==> inputs of maple <==
==> flow/design.v <==
module alu_top (
    input clk,
    input [15:0] a,
    input [15:0] b,
    input [5:0] alufn,
    input fail,
    output reg z,
    output reg v,
    output reg n,
    output reg [15:0] out
  );
  reg [15:0] a_q;
  reg [15:0] b_q;
  reg [5:0] alufn_q;
  reg fail_q;
  wire alu_z;
  wire alu_v;
  wire alu_n;
  wire [15:0] alu_out;
  alu_13 alu (
    .a(a_q),
    .b(b_q),
    .alufn(alufn_q),
    .fail(fail_q),
    .z(alu_z),
    .v(alu_v),
    .n(alu_n),
    .out(alu_out)
  );
  always @(posedge clk) begin
    a_q <= a;
    b_q <= b;
    alufn_q <= alufn;
    fail_q <= fail;
    z <= alu_z;
    v <= alu_v;
    n <= alu_n;
    out <= alu_out;
  end
endmodule

module adder16_15 (
    input [5:0] alufn,
    input [15:0] a,
    input [15:0] b,
    output reg z,
    output reg v,
    output reg n,
    output reg [15:0] addOUT
  );
  reg [15:0] out;
  always @* begin
    out = $signed(a) + $signed(b ^ {5'h10{alufn[0+0-:1]}}) + alufn[0+0-:1];
    addOUT = out;
    z = (~|out);
    v = (a[15+0-:1] & (b[15+0-:1] ^ alufn[0+0-:1]) & ~out[15+0-:1]) | (~a[15+0-:1] & ~(b[15+0-:1] ^ alufn[0+0-:1]) & out[15+0-:1]);
    n = out[15+0-:1];
  end
endmodule
module bool16_16 (
    input [5:0] alufn,
    input [15:0] a,
    input [15:0] b,
    output reg [15:0] boolOUT
  );
  always @* begin
    case (alufn[0+3-:4])
      4'h6: begin
        boolOUT = a ^ b;
      end
      4'h8: begin
        boolOUT = a & b;
      end
      4'ha: begin
        boolOUT = a;
      end
      4'he: begin
        boolOUT = a | b;
      end
      default: begin
        boolOUT = 1'h0;
      end
    endcase
  end
endmodule
module shift16_17 (
    input [5:0] alufn,
    input [15:0] a,
    input [15:0] b,
    output reg [15:0] shiftOUT
  );
  always @* begin
    case (alufn[0+1-:2])
      2'h0: begin
        shiftOUT = a << b;
      end
      2'h1: begin
        shiftOUT = a >> b;
      end
      2'h3: begin
        shiftOUT = $signed(a) >>> $signed(b);
      end
      default: begin
        shiftOUT = a;
      end
    endcase
  end
endmodule
module cmp16_18 (
    input [5:0] alufn,
    input z,
    input v,
    input n,
    output reg [15:0] compOUT
  );
  always @* begin
    case (alufn[1+1-:2])
      2'h1: begin
        compOUT = {15'h0000, z};
      end
      2'h2: begin
        compOUT = {15'h0000, v ^ n};
      end
      2'h3: begin
        compOUT = {15'h0000, z | (v ^ n)};
      end
      default: begin
        compOUT = 1'h0;
      end
    endcase
  end
endmodule
module muldiv16_19 (
    input [5:0] alufn,
    input [15:0] a,
    input [15:0] b,
    output reg z,
    output reg v,
    output reg n,
    output reg [15:0] muldivOUT
  );
  reg [31:0] out;
  always @* begin
    case (alufn[1+1-:2])
      2'h1: begin
        out = $signed(a) * $signed(b);
        z = (~|(out[0+15-:16]));
        if (a != 1'h0 && $signed(out[0+15-:16]) / $signed(a) != $signed(b)) begin
          v = 1'h1;
        end else begin
          v = 1'h0;
        end
        n = a[15+0-:1] ^ b[15+0-:1];
      end
      2'h2: begin
        if (b == 1'h0) begin
          out = 1'h0;
          z = 1'h0;
          v = 1'h0;
          n = 1'h0;
        end else begin
          out = $signed(a) / $signed(b);
          z = (~|(out[0+15-:16]));
          n = a[15+0-:1] ^ b[15+0-:1];
          v = 1'h0;
        end
      end
      2'h3: begin
        if (b == 1'h0) begin
          out = 1'h0;
          z = 1'h0;
          v = 1'h0;
          n = 1'h0;
        end else begin
          out = a - (a / b * b);
          z = (~|(out[0+15-:16]));
          n = out[15+0-:1];
          v = 1'h0;
        end
      end
      default: begin
        out = 1'h0;
        z = 1'h0;
        v = 1'h0;
        n = 1'h0;
      end
    endcase
    muldivOUT = out[0+15-:16];
  end
endmodule
module alu_13 (
    input [15:0] a,
    input [15:0] b,
    input [5:0] alufn,
    input fail,
    output reg z,
    output reg v,
    output reg n,
    output reg [15:0] out
  );
  wire [1-1:0] M_adder16_z;
  wire [1-1:0] M_adder16_v;
  wire [1-1:0] M_adder16_n;
  wire [16-1:0] M_adder16_addOUT;
  reg [6-1:0] M_adder16_alufn;
  reg [16-1:0] M_adder16_a;
  reg [16-1:0] M_adder16_b;
  adder16_15 adder16 (
    .alufn(M_adder16_alufn),
    .a(M_adder16_a),
    .b(M_adder16_b),
    .z(M_adder16_z),
    .v(M_adder16_v),
    .n(M_adder16_n),
    .addOUT(M_adder16_addOUT)
  );
  wire [16-1:0] M_bool16_boolOUT;
  reg [6-1:0] M_bool16_alufn;
  reg [16-1:0] M_bool16_a;
  reg [16-1:0] M_bool16_b;
  bool16_16 bool16 (
    .alufn(M_bool16_alufn),
    .a(M_bool16_a),
    .b(M_bool16_b),
    .boolOUT(M_bool16_boolOUT)
  );
  wire [16-1:0] M_shift16_shiftOUT;
  reg [6-1:0] M_shift16_alufn;
  reg [16-1:0] M_shift16_a;
  reg [16-1:0] M_shift16_b;
  shift16_17 shift16 (
    .alufn(M_shift16_alufn),
    .a(M_shift16_a),
    .b(M_shift16_b),
    .shiftOUT(M_shift16_shiftOUT)
  );
  wire [16-1:0] M_cmp16_compOUT;
  reg [6-1:0] M_cmp16_alufn;
  reg [1-1:0] M_cmp16_z;
  reg [1-1:0] M_cmp16_v;
  reg [1-1:0] M_cmp16_n;
  cmp16_18 cmp16 (
    .alufn(M_cmp16_alufn),
    .z(M_cmp16_z),
    .v(M_cmp16_v),
    .n(M_cmp16_n),
    .compOUT(M_cmp16_compOUT)
  );
  wire [1-1:0] M_muldiv16_z;
  wire [1-1:0] M_muldiv16_v;
  wire [1-1:0] M_muldiv16_n;
  wire [16-1:0] M_muldiv16_muldivOUT;
  reg [6-1:0] M_muldiv16_alufn;
  reg [16-1:0] M_muldiv16_a;
  reg [16-1:0] M_muldiv16_b;
  muldiv16_19 muldiv16 (
    .alufn(M_muldiv16_alufn),
    .a(M_muldiv16_a),
    .b(M_muldiv16_b),
    .z(M_muldiv16_z),
    .v(M_muldiv16_v),
    .n(M_muldiv16_n),
    .muldivOUT(M_muldiv16_muldivOUT)
  );
  reg [15:0] outT;
  always @* begin
    M_adder16_alufn = alufn;
    M_adder16_a = a;
    M_adder16_b = b;
    z = M_adder16_z;
    v = M_adder16_v;
    n = M_adder16_n;
    M_bool16_alufn = alufn;
    M_bool16_a = a;
    M_bool16_b = b;
    M_shift16_alufn = alufn;
    M_shift16_a = a;
    M_shift16_b = b;
    M_cmp16_alufn = alufn;
    M_cmp16_z = M_adder16_z;
    M_cmp16_v = M_adder16_v;
    M_cmp16_n = M_adder16_n;
    M_muldiv16_alufn = alufn;
    M_muldiv16_a = a;
    M_muldiv16_b = b;
    case (alufn[4+1-:2])
      2'h0: begin
        if (alufn[1+1-:2] == 2'h0) begin
          outT = M_adder16_addOUT;
        end else begin
          outT = M_muldiv16_muldivOUT;
          z = M_muldiv16_z;
          v = M_muldiv16_v;
          n = M_muldiv16_n;
        end
      end
      2'h1: begin
        outT = M_bool16_boolOUT;
      end
      2'h2: begin
        outT = M_shift16_shiftOUT;
      end
      2'h3: begin
        outT = M_cmp16_compOUT;
      end
    endcase
    out = outT ^ fail;
  end
endmodule
==> flow/run.sh <==
#!/bin/bash
# the make line also repeats each setting of config.mk as NAME=value (left out here)
make -C /OpenROAD-flow-scripts/flow DESIGN_CONFIG=/design/flow/config.mk WORK_HOME=/design/flow/orfs CLKGATE_MAP_FILE= finish
==> flow/config.mk <==
export PLATFORM = sky130hd
export DESIGN_NAME = alu_top
export DESIGN_NICKNAME = alu_top
export VERILOG_FILES = /design/flow/design.v
export SDC_FILE = /design/flow/constraint.sdc
export NUM_CORES = 4
export LEC_CHECK = 0
export ABC_AREA = 1
export CAP_MARGIN = 20
export CORE_MARGIN = 2
export CORE_UTILIZATION = 58
export HOLD_SLACK_MARGIN = 0.29
export SLEW_MARGIN = 20
export TNS_END_PERCENT = 5
==> flow/constraint.sdc <==
create_clock -name core_clock -period 59.6 [get_ports {clk}]
set_input_delay 11.9200 -clock core_clock [delete_from_list [all_inputs] [get_ports {clk}]]
set_output_delay 11.9200 -clock core_clock [all_outputs]
set_load 0.01 [all_outputs]
==> lagoon (differences from maple) <==
==> flow/config.mk (replaced) <==
export PLATFORM = sky130hd
export DESIGN_NAME = alu_top
export DESIGN_NICKNAME = alu_top
export VERILOG_FILES = /design/flow/design.v
export SDC_FILE = /design/flow/constraint.sdc
export NUM_CORES = 4
export LEC_CHECK = 0
export CAP_MARGIN = 40
export CELL_PAD_IN_SITES_GLOBAL_PLACEMENT = 1
export CORE_ASPECT_RATIO = 0.5
export CORE_MARGIN = 2
export CORE_UTILIZATION = 53
export CTS_CLUSTER_DIAMETER = 382
export CTS_CLUSTER_SIZE = 100
export PLACE_DENSITY_LB_ADDON = 0.29
export SLEW_MARGIN = 5
==> flow/constraint.sdc (replaced) <==
create_clock -name core_clock -period 80.0 [get_ports {clk}]
set_input_delay 16.0000 -clock core_clock [delete_from_list [all_inputs] [get_ports {clk}]]
set_output_delay 16.0000 -clock core_clock [all_outputs]
set_load 0.01 [all_outputs]
==> qor summary <==
quantity                                                                        maple     lagoon
Outcome                                                                did not finish  no timing/DRC/antenna violations
Last stage reached                                                     global routing          -
Placed cell area                                                            56900 um2  46800 um2
Core area                                                                   71500 um2  81200 um2
Initial core utilization                                                        58.7%      53.3%
Fraction of synthesized area in multiplexers                                   0.376%      3.03%
Weighted congestion at the end of routability-driven global placement            1.08       1.07
Number of instances in the synthesized netlist                                   6754       6081
# Cells Yosys                                                                    6754       6081
Adder Share, Synth                                                              29.4%      28.5%
Number of placement rows                                                           98         74
CTS resizes                                                                       312         34
Vertical die dimension                                                         273 um     206 um
Placed cell count                                                                9430       7380
Synthesized cell area                                                       41900 um2  43300 um2
Basic Gates by Area                                                             28.0%      22.8%
Final HPWL from detailed placement                                          131000 um  132000 um
Yosys Chip Area                                                             41900 um2  43300 um2
Max-area cell share                                                             21.0%      20.3%
Average cell area after synthesis                                            6.21 um2   7.12 um2
Placement Setup Slack                                                       -16.82 ns   -2.34 ns


==> indigo <==
RTL: the design.v shown in full above, as it stands there.
Settings: LEC_CHECK=0, ABC_AREA=1, CAP_MARGIN=20, CELL_PAD_IN_SITES_GLOBAL_PLACEMENT=2, CORE_ASPECT_RATIO=0.5, CORE_MARGIN=2, CORE_UTILIZATION=65, CTS_CLUSTER_DIAMETER=374, CTS_CLUSTER_SIZE=98, GPL_TIMING_DRIVEN=0, MAX_ROUTING_LAYER=met4, MIN_ROUTING_LAYER=met2, SLEW_MARGIN=15, TNS_END_PERCENT=25; clock period 80.0 ns.
run.sh (not shown) runs the stock make flow with config.mk's settings and CLKGATE_MAP_FILE=.
==> inputs of quartz, as changes to indigo <==
- ABC_AREA: 1 -> default
- CELL_PAD_IN_SITES_GLOBAL_PLACEMENT: 2 -> default
- CORE_ASPECT_RATIO: 0.5 -> default
- CORE_UTILIZATION: 65 -> 40
- CTS_CLUSTER_DIAMETER: 374 -> default
- CTS_CLUSTER_SIZE: 98 -> 77
- GPL_TIMING_DRIVEN: 0 -> default
- MAX_ROUTING_LAYER: met4 -> default
- MIN_ROUTING_LAYER: met2 -> default
- SETUP_SLACK_MARGIN: default -> 5.0
- SLEW_MARGIN: 15 -> 20
- TNS_END_PERCENT: 25 -> default
==> inputs of tundra, as changes to indigo <==
- ABC_AREA: 1 -> default
- CELL_PAD_IN_SITES_GLOBAL_PLACEMENT: 2 -> default
- CORE_ASPECT_RATIO: 0.5 -> default
- CORE_UTILIZATION: 65 -> 68
- CTS_CLUSTER_DIAMETER: 374 -> 303
- CTS_CLUSTER_SIZE: 98 -> 99
- GPL_TIMING_DRIVEN: 0 -> default
- MAX_ROUTING_LAYER: met4 -> default
- MIN_ROUTING_LAYER: met2 -> default
- SLEW_MARGIN: 15 -> 20
- TNS_END_PERCENT: 25 -> default
==> flow/constraint.sdc (replaced) <==
create_clock -name core_clock -period 64.1 [get_ports {clk}]
set_input_delay 12.8200 -clock core_clock [delete_from_list [all_inputs] [get_ports {clk}]]
set_output_delay 12.8200 -clock core_clock [all_outputs]
set_load 0.01 [all_outputs]
==> results <==
indigo did not get past global placement without I/O with GPL-0301. tundra died in clock tree synthesis. quartz completed and failed the layout checks on max-capacitance violations, max-slew violations.
Between quartz and indigo, the lower synthesized area is in indigo (gap 3.2%, measured against indigo).
In indigo the die size is smaller than in quartz, by 40%.
Synthesized cell count is the same in tundra and quartz.


==> inputs of run a <==
RTL: the design.v shown in full above, as it stands there.
clock: 19.9 ns
lec_check: 0
cap_margin: 35
core_margin: 2
core_utilization: 72
slew_margin: 20
==> inputs of run b, as changes to run a <==
--- a/flow/config.mk
+++ b/flow/config.mk
@@ -6,6 +6,11 @@
 export NUM_CORES = 4
 export LEC_CHECK = 0
-export CAP_MARGIN = 35
+export CAP_MARGIN = 20
+export CELL_PAD_IN_SITES_GLOBAL_PLACEMENT = 1
+export CORE_ASPECT_RATIO = 0.5
 export CORE_MARGIN = 2
-export CORE_UTILIZATION = 72
-export SLEW_MARGIN = 20
+export CORE_UTILIZATION = 53
+export CTS_CLUSTER_DIAMETER = 382
+export CTS_CLUSTER_SIZE = 100
+export PLACE_DENSITY_LB_ADDON = 0.28
+export SLEW_MARGIN = 5
==> flow/constraint.sdc (replaced) <==
create_clock -name core_clock -period 80.0 [get_ports {clk}]
set_input_delay 16.0000 -clock core_clock [delete_from_list [all_inputs] [get_ports {clk}]]
set_output_delay 16.0000 -clock core_clock [all_outputs]
set_load 0.01 [all_outputs]
==> inputs of run c, as changes to run a <==
--- a/flow/config.mk
+++ b/flow/config.mk
@@ -6,6 +6,14 @@
 export NUM_CORES = 4
 export LEC_CHECK = 0
-export CAP_MARGIN = 35
+export CAP_MARGIN = 15
+export CELL_PAD_IN_SITES_GLOBAL_PLACEMENT = 0
+export CORE_ASPECT_RATIO = 0.94
 export CORE_MARGIN = 2
-export CORE_UTILIZATION = 72
+export CORE_UTILIZATION = 57
+export CTS_CLUSTER_SIZE = 45
+export GPL_TIMING_DRIVEN = 0
+export HOLD_SLACK_MARGIN = -0.09
+export MAX_ROUTING_LAYER = met5
+export PLACE_DENSITY = 0.91
+export SETUP_SLACK_MARGIN = -2.0
 export SLEW_MARGIN = 20
==> flow/constraint.sdc (replaced) <==
create_clock -name core_clock -period 47.4 [get_ports {clk}]
set_input_delay 9.4800 -clock core_clock [delete_from_list [all_inputs] [get_ports {clk}]]
set_output_delay 9.4800 -clock core_clock [all_outputs]
set_load 0.01 [all_outputs]
==> impl_metrics.prom <==
# HELP chip_impl_metric Yosys and OpenROAD flow results
# TYPE chip_impl_metric gauge
chip_impl_info{name="outcome",value="stopped before the end"} 1
chip_impl_metric{name="gp_congestion",unit=""} 1.04
chip_impl_metric{name="floorplan.core_area",unit="sq um"} 74900
chip_impl_info{name="run.stop_error",value="[ERROR GRT-0232] Routing congestion too high. Check the congestion heatmap in the GUI."} 1
chip_impl_info{name="last-stage-reached",value="global routing"} 1
chip_impl_metric{name="rows",unit=""} 97
chip_impl_metric{name="chipWidth",unit="microns"} 288
chip_impl_metric{name="fp_util",unit="%"} 57.8
the above is filed under run c

==> impl_metrics.prom <==
# HELP chip_impl_metric Yosys and OpenROAD flow results
# TYPE chip_impl_metric gauge
chip_impl_info{name="outcome",value="stopped before the end"} 1
chip_impl_info{name="last-stage-reached",value="detailed placement"} 1
chip_impl_info{name="run.stop_error",value="[ERROR DPL-0038] Utilization greater than 100%, impossible to legalize"} 1
chip_impl_metric{name="rows",unit=""} 89
chip_impl_metric{name="gp_congestion",unit=""} 1.31
the above is filed under run a

==> impl_metrics.prom <==
# HELP chip_impl_metric Physical implementation figures
# TYPE chip_impl_metric gauge
chip_impl_info{name="outcome",value="complete, no violations"} 1
chip_impl_metric{name="chipWidth",unit="microns"} 408
chip_impl_metric{name="fp_util",unit="%"} 53.3
chip_impl_metric{name="rows",unit=""} 74
chip_impl_metric{name="gp_congestion",unit=""} 1.09
chip_impl_metric{name="floorplan.core_area",unit="sq um"} 81200
the above is filed under run b

